build 62:
==> flow/design.v (excerpt) <==
module arc4(input logic clk, input logic rst_n,
            input logic en, output logic rdy,
            input logic [23:0] key,
            output logic [7:0] ct_addr, input logic [7:0] ct_rddata,
            output logic [7:0] pt_addr, input logic [7:0] pt_rddata, output logic [7:0] pt_wrdata, output logic pt_wren);
Size in the first run: about 4200 flip-flops.
make LEC_CHECK=0 CAP_MARGIN=35 CELL_PAD_IN_SITES_DETAIL_PLACEMENT=0 CELL_PAD_IN_SITES_GLOBAL_PLACEMENT=1 CORE_ASPECT_RATIO=0.67 CORE_MARGIN=2 CORE_UTILIZATION=63 CTS_CLUSTER_DIAMETER=370 GPL_ROUTABILITY_DRIVEN=1 MAX_ROUTING_LAYER=met5 MIN_ROUTING_LAYER=met1 SLEW_MARGIN=20 finish   # period 4.78 ns
run.sh (not shown) runs the stock make flow with config.mk's settings and CLKGATE_MAP_FILE=.
| build 62 | all stages done | FAIL | negative setup slack |
#### Input delta (build 4 over build 62)
- swapping 35 for 0 in CAP_MARGIN
- swapping 0.67 for 1.15 in CORE_ASPECT_RATIO
- swapping 63 for 72 in CORE_UTILIZATION
- putting CTS_CLUSTER_SIZE at 14 where nothing was set
- putting PLACE_DENSITY_LB_ADDON at 0.0 where nothing was set
- putting SETUP_SLACK_MARGIN at 1.89 where nothing was set
- swapping 4.78 for 6.49 in the clock period (ns, I/O delays scaled along)
### Flow results
- [build 4] flow finished | final checks: failed | reasons: negative setup slack
- Busiest layer in global routing = met2: build 4; busiest layer in global routing = met1: build 62
- Compared with build 62, build 4 shows overall chip area that has gone down by more than 10%.
- Compared with build 62, in build 4 number of non-filler instances in the completed layout now smaller; max-slew violation count did not really move; part of the power in registers climbed 3.9 points; final worst hold slack higher; first-pass GRT wire length now larger.
- Post-route minimum period for build 4: 0.0077 ns down relative to build 62
- Endpoint of the most critical setup path = s.mem[201][4]$_DFFE_PP_: build 4; endpoint of the most critical setup path = s.mem[237][0]$_DFFE_PP_: build 62
- Going from build 62 to build 4, the cell area was found to have gone down by about 1%.
Inputs modified between build 4 and build 48:
- MIN_ROUTING_LAYER changed from met1 to met2
- CAP_MARGIN changed from 0 to 20
- MAX_ROUTING_LAYER changed from met5 to met4
- GPL_TIMING_DRIVEN newly set to 1
- CTS_CLUSTER_SIZE removed (was 14)
- PLACE_DENSITY_LB_ADDON changed from 0.0 to 0.26
- CORE_ASPECT_RATIO removed (was 1.15)
- GPL_ROUTABILITY_DRIVEN removed (was 1)
- SETUP_SLACK_MARGIN removed (was 1.89)
- CTS_CLUSTER_DIAMETER changed from 370 to 393
- CORE_UTILIZATION changed from 72 to 41
- CELL_PAD_IN_SITES_GLOBAL_PLACEMENT removed (was 1)
- the clock period (ns, I/O delays scaled along) changed from 6.49 to 14.9
==> comparison <==
Of build 4 and build 48, only build 48 finishes the flow clean.
| build 4 | all stages done | FAIL | negative setup slack |
[build 48] met2 layer usage reported by global route fell 31 points relative to build 4
Where highest achievable clock rate is concerned, build 4 is better than build 48.
Of build 4 and build 48, the run reporting the lower power attributed to the clock group was build 48.
The DRC violations left on build 4 is in line with that on build 48.
Sort build 4 and build 48 by hold slack, ascending, and build 48 comes first.
In the flow results for build 4 and build 48, the power attributed to sequential cells is smaller on build 48.
## Diff of input files: build 26 against build 48
- clearing MIN_ROUTING_LAYER, which used to be met2
- clearing MAX_ROUTING_LAYER, which used to be met4
- swapping 41 for 71 in CORE_UTILIZATION
- clearing CELL_PAD_IN_SITES_DETAIL_PLACEMENT, which used to be 0
- clearing PLACE_DENSITY_LB_ADDON, which used to be 0.26
- clearing GPL_TIMING_DRIVEN, which used to be 1
- clearing CTS_CLUSTER_DIAMETER, which used to be 393
- swapping 14.9 for 6.01 in the clock period (ns, I/O delays scaled along)
Findings:
Core region area, build 26 and build 48: smaller value in build 26
The higher die extent in x came out of build 48.
Comparing build 26 and build 48, number of inserted diodes is lower on build 26.
Diff build 26 and build 48: total routed wirelength lower in build 48
Completing all stages was not enough for build 26: its layout failed the final checks because of negative setup slack.
Wire length on met2, build 26 and build 48: larger value in build 26
Capture point of the critical path: s.mem[255][3]$_DFFE_PP_ -> build 48, s.mem[175][2]$_DFFE_PP_ -> build 26
Build 48 has lower transition time at the pin with the least slew margin than build 26.
Diff build 26 and build 48: sum of negative setup slack higher in build 48
What build 45 does differently from build 26 at the input level:
- setting MAX_ROUTING_LAYER to met5 for the first time
- setting GPL_TIMING_DRIVEN to 0 for the first time
- setting CELL_PAD_IN_SITES_GLOBAL_PLACEMENT to 3 for the first time
- changing CORE_MARGIN from 2 to 4
- changing CORE_UTILIZATION from 71 to 15
- setting GPL_ROUTABILITY_DRIVEN to 1 for the first time
- setting PLACE_DENSITY_LB_ADDON to 0.25 for the first time
- setting MIN_ROUTING_LAYER to met1 for the first time
- setting ABC_AREA to 1 for the first time
- setting CTS_CLUSTER_DIAMETER to 370 for the first time
- setting TNS_END_PERCENT to 40 for the first time
- setting CELL_PAD_IN_SITES_DETAIL_PLACEMENT to 1 for the first time
- setting HOLD_SLACK_MARGIN to 0.08 for the first time
- setting CORE_ASPECT_RATIO to 0.67 for the first time
- changing the clock period (ns, I/O delays scaled along) from 6.01 to 7.63
### Flow results
- [flow] build 45 | stages: complete | final checks: fail | reason: negative setup slack
- Build 45 ended up with a lower total design power than build 26 did.
- Summary of build 45 over build 26: relative area of clock buffers and inverters in the final design rose 0.37 points, final worst-path cycle share fell 27 points, post-route core utilization fell 64 points.
- Sort build 45 and build 26 by post-cts sizing count, descending, and build 45 comes first.
- Against build 26 as the reference, build 45 delivers a higher summed area of non-filler cells in the final layout.
- Of build 45 and build 26, the higher area share of xor/xnor cells in the synthesized design belongs to build 26.
- Global-route usage: build 45 < build 26
- Build 45 vs build 26: post-synthesis instance total up
- Build 45 vs. build 26: final wirelength went up by 140%.
- Summary — peak fanout along the critical path, build 45 relative to build 26: higher, by 2.
Power figures rest on the tool's default switching activity, not on a simulated workload.
